==> inputs of branch indigo <==
==> flow/design.v <==
module DOUBLY_PIPELINE(clk,xi,yi,r,ang,xf,yf);
input signed[15:0] xi,yi;
input clk;
output reg signed [15:0] r,ang;
output reg signed [15:0] xf,yf;
 wire signed [15:0] ri,angi;
 wire  signed [15:0] xfi,yfi;
wire  signed [15:0] g1,g2,g3,g4,g5,g6,g7,g8;
ROTATING x1(clk,xi,yi,g1,g2,g3,g4,g5,g6,g7,g8,xfi,yfi);     
VECTORING x2(clk,xi,yi,g1,g2,g3,g4,g5,g6,g7,g8,ri,angi);  
always @(*)
begin 
xf<=xfi;
yf<=yfi;  
r<=ri;
ang<=angi;
end
endmodule
module ROTATING(clk,xi,yi,a1,a2,a3,a4,a5,a6,a7,a8,xf,yf);
input signed[15:0] xi,yi;
input   signed [15:0] a1,a2,a3,a4,a5,a6,a7,a8;
input clk;
output reg  signed [15:0] xf,yf;
reg  signed [15:0] x1,x2,x3,x4,x5,x6,x7,x8;
reg  signed [15:0] y1,y2,y3,y4,y5,y6,y7,y8;
wire signed [15:0] angle45,angle26,angle14,angle7,angle3_5,angle1_79,angle0_89,angle0_44;
reg  signed [15:0] angle_i [8:0];  
wire signed [15:0] s = 16'd607;
assign angle45 = 16'd4500;
assign angle26 = 16'd2657;
assign angle14 = 16'd1404;
assign angle7 = 16'd713;
assign angle3_5 = 16'd358;
assign angle1_79 = 16'd179;
assign angle0_89 = 16'd89;
assign angle0_44 = 16'd44;
always @(posedge clk)
begin  
    angle_i[0] <= angle45 ;
	    x1<= xi + yi;   
		y1<= yi - xi;
	   if (angle_i[0] > a2)
		begin 
		x2<= x1 - (y1>>>1);  
		y2<= y1 + (x1>>>1); 
		angle_i[1] <= angle_i[0] - angle26 ; 
		end 
	   else
		begin 
		x2<= x1+(y1>>>1); 
		y2<= y1-(x1>>>1);
	    angle_i[1] <= angle_i[0] + angle26 ;  
	   end
	 if (angle_i[1] > a3)
	    begin 
		 angle_i[2] <= angle_i[1] - angle14 ;  
		  x3<= x2 - (y2>>>2); 
		  y3<= y2 +(x2>>>2);
		end 
		else 
		begin 
	      angle_i[2] <= angle_i[1] + angle14 ;  
		  x3<= x2+(y2>>>2); 
		  y3<= y2-(x2>>>2);
		end 
	if (angle_i[2] > a4)
	    begin 
		  angle_i[3] <= angle_i[2] - angle7 ;  
		  x4<= x3 - (y3>>>3); 
		  y4<= y3 +(x3>>>3);
		 end 
		else 
		begin 
	     angle_i[3] <= angle_i[2] + angle7 ;  
		  x4<= x3+(y3>>>3); 
		  y4<= y3-(x3>>>3);
		end 
		if (angle_i[3] > a5)
	    begin 
			angle_i[4] <= angle_i[3] - angle3_5 ;  
			x5<= x4 - (y4>>>4); 
			y5<= y4 + (x4>>>4);
		 end 
		else 
		begin
			angle_i[4] <= angle_i[3] + angle3_5 ;  
			x5<= x4+(y4>>>4); 
			y5<= y4-(x4>>>4);
		end 
	   if (angle_i[4] > a6)
	    begin 
			angle_i[5] <= angle_i[4] - angle1_79 ;  
			x6<= x5 - (y5>>>5); 
			y6<= y5 +(x5>>>5);
		end
		else 
		begin 
	       angle_i[5] <= angle_i[4] + angle1_79 ;  
		   x6<= x5+(y5>>>5); 
		   y6<= y5-(x5>>>5);
		end 
		if (angle_i[5] > a7)
	    begin 
			angle_i[6] <= angle_i[5] - angle0_89 ;  
			x7<= x6 - (y6>>>6); 
			y7<= y6 +(x6>>>6);
		end
		else 
		begin 
			angle_i[6] <= angle_i[5] + angle0_89;  
			x7<= x6+(y6>>>6); 
			y7<= y6-(x6>>>6);
		end 
		if (angle_i[6] > a8)
	     begin 
			angle_i[7] <= angle_i[6] - angle0_44 ;  
			x8<= x7 - (y7>>>7); 
			y8<= y7 +(x7>>>7);
		 end 
		 else 
         begin 	     
			angle_i[7] <= angle_i[6] + angle0_44 ;  
			x8<= x7+(y7>>>7); 
			y8<= y7-(x7>>>7);
		 end  
      xf <=  (s*x8)/1000 ;
      yf <=  (s*y8)/1000 ;	  
end 
endmodule
module VECTORING(clk,a0,b0,ang1,ang2,ang3,ang4,ang5,ang6,ang7,ang8,r,ang);
input signed[15:0]a0,b0;
input clk;
  output reg signed [15:0]r,ang;  
  output reg signed[15:0] ang1,ang2,ang3,ang4,ang5,ang6,ang7,ang8;  
  reg signed [15:0] a1,a2,a3,a4,a5,a6,a7,a8;
  reg signed [15:0] b1,b2,b3,b4,b5,b6,b7,b8;
  reg signed[15:0] angle_x1,angle_x2,angle_x3,angle_x4,angle_x5,angle_x6,angle_x7,angle_x8;
wire signed [15:0] v = 16'd0607;
wire [15:0] angle_c0 = 16'd4500;
wire [15:0] angle_c1 = 16'd2657;
wire [15:0] angle_c2 = 16'd1404;
wire [15:0] angle_c3 = 16'd713;
wire [15:0] angle_c4 = 16'd358;
wire [15:0] angle_c5 = 16'd179;
wire [15:0] angle_c6 = 16'd089;
wire [15:0] angle_c7 = 16'd044; 
  always @ (posedge clk)
   begin
      a1<=a0+b0;
      b1<=b0-a0;
      angle_x1 <= angle_c0;
	  ang1 <= angle_x1;
    if(b1 < 0)  
   begin
      a2<= a1 - (b1>>>1);
      b2<= b1 + (a1>>>1);
     angle_x2<=angle_x1-angle_c1;
	   ang2<= angle_x2;
     end
    else
   begin
      a2<=a1+(b1>>>1);
      b2<=b1-(a1>>>1);
      angle_x2<=angle_x1+angle_c1;
	  ang2<= angle_x2;
    end
     if(b2<0)
	begin
     a3<=a2-(b2>>>2);
     b3<=b2+(a2>>>2);
     angle_x3<=angle_x2-angle_c2;
	  ang3<= angle_x3;
     end
  	else
  	begin
      a3<=a2+(b2>>>2);
      b3<=b2-(a2>>>2);
      angle_x3<=angle_x2+angle_c2;
	  ang3<= angle_x3;
	end
     if(b3<0)
	begin
     a4<=a3-(b3>>>3);
     b4<=b3+(a3>>>3);
     angle_x4<=angle_x3-angle_c3;
	 ang4<=angle_x4;
     end
  	else
  	begin
      a4<=a3+(b3>>>3);
      b4<=b3-(a3>>>3);
     angle_x4<=angle_x3+angle_c3;
	 ang4<=angle_x4;
	end
     if(b4<0)
	begin
     a5<=a4-(b4>>>4);
     b5<=b4+(a4>>>4);
      angle_x5<=angle_x4-angle_c4;
	   ang5<=angle_x5;
     end
  	else
  	begin
      a5<=a4+(b4>>>4);
      b5<=b4-(a4>>>4);
      angle_x5<=angle_x4+angle_c4;
	   ang5<=angle_x5;
	end
     if(b5<0)
	begin
     a6<=a5-(b5>>>5);
     b6<=b5+(a5>>>5);
    angle_x6<=angle_x5-angle_c5;
	 ang6<=angle_x6;
     end
  	else
  	begin
      a6<=a5+(b5>>>5);
      b6<=b5-(a5>>>5);
      angle_x6<=angle_x5+angle_c5;
	  ang6<=angle_x6;
	end
     if(b6<0)
	begin
     a7<=a6-(b6>>>6);
     b7<=b6+(a6>>>6);
     angle_x7<=angle_x6-angle_c6;
	 ang7<=angle_x7;
     end
  	else
  	begin
     a7<=a6+(b6>>>6);
     b7<=b6-(a6>>>6);
      angle_x7<=angle_x6+angle_c6;
	  ang7<=angle_x7;
 	 end
     if(b7<0)
	begin
      a8<=a7-(b7>>>7);
      b8<=b7+(a7>>>7);
      angle_x8<=angle_x7-angle_c7;
	  ang8<=angle_x8;
     end
  	else
      begin
      a8<=a7+(b7>>>7);
      b8<=b7-(a7>>>7);
       angle_x8<=angle_x7-angle_c7;
	   ang8<=angle_x8;
     end
r<=v*a8/1000;
ang<=angle_x8;
end
endmodule
==> flow/run.sh <==
#!/bin/bash
# the make line also repeats each setting of config.mk as NAME=value (left out here)
make -C /OpenROAD-flow-scripts/flow DESIGN_CONFIG=/design/flow/config.mk WORK_HOME=/design/flow/orfs CLKGATE_MAP_FILE= finish
==> flow/config.mk <==
export PLATFORM = sky130hd
export DESIGN_NAME = DOUBLY_PIPELINE
export DESIGN_NICKNAME = DOUBLY_PIPELINE
export VERILOG_FILES = /design/flow/design.v
export SDC_FILE = /design/flow/constraint.sdc
export NUM_CORES = 4
export LEC_CHECK = 0
export CAP_MARGIN = 20
export CORE_MARGIN = 2
export CORE_UTILIZATION = 47
export SLEW_MARGIN = 20
==> flow/constraint.sdc <==
create_clock -name core_clock -period 22.5 [get_ports {clk}]
set_input_delay 4.5000 -clock core_clock [delete_from_list [all_inputs] [get_ports {clk}]]
set_output_delay 4.5000 -clock core_clock [all_outputs]
set_load 0.01 [all_outputs]
==> inputs of branch sierra, as changes to branch indigo <==
--- a/flow/config.mk
+++ b/flow/config.mk
@@ -7,5 +7,5 @@
 export LEC_CHECK = 0
 export CAP_MARGIN = 20
 export CORE_MARGIN = 2
-export CORE_UTILIZATION = 47
+export CORE_UTILIZATION = 40
 export SLEW_MARGIN = 20
==> flow/constraint.sdc (replaced) <==
create_clock -name core_clock -period 25.0 [get_ports {clk}]
set_input_delay 5.0000 -clock core_clock [delete_from_list [all_inputs] [get_ports {clk}]]
set_output_delay 5.0000 -clock core_clock [all_outputs]
set_load 0.01 [all_outputs]
==> notes <==
Of branch sierra and branch indigo, branch indigo has the higher non-clock buffer count (gap 13).
Wire length: branch indigo is smaller than branch sierra (about 0.25%).
Critical path depth is the same in branch sierra and branch indigo.
Area after synthesis is the same in branch sierra and branch indigo.
Fmax: branch sierra is lower than branch indigo (5.2%).
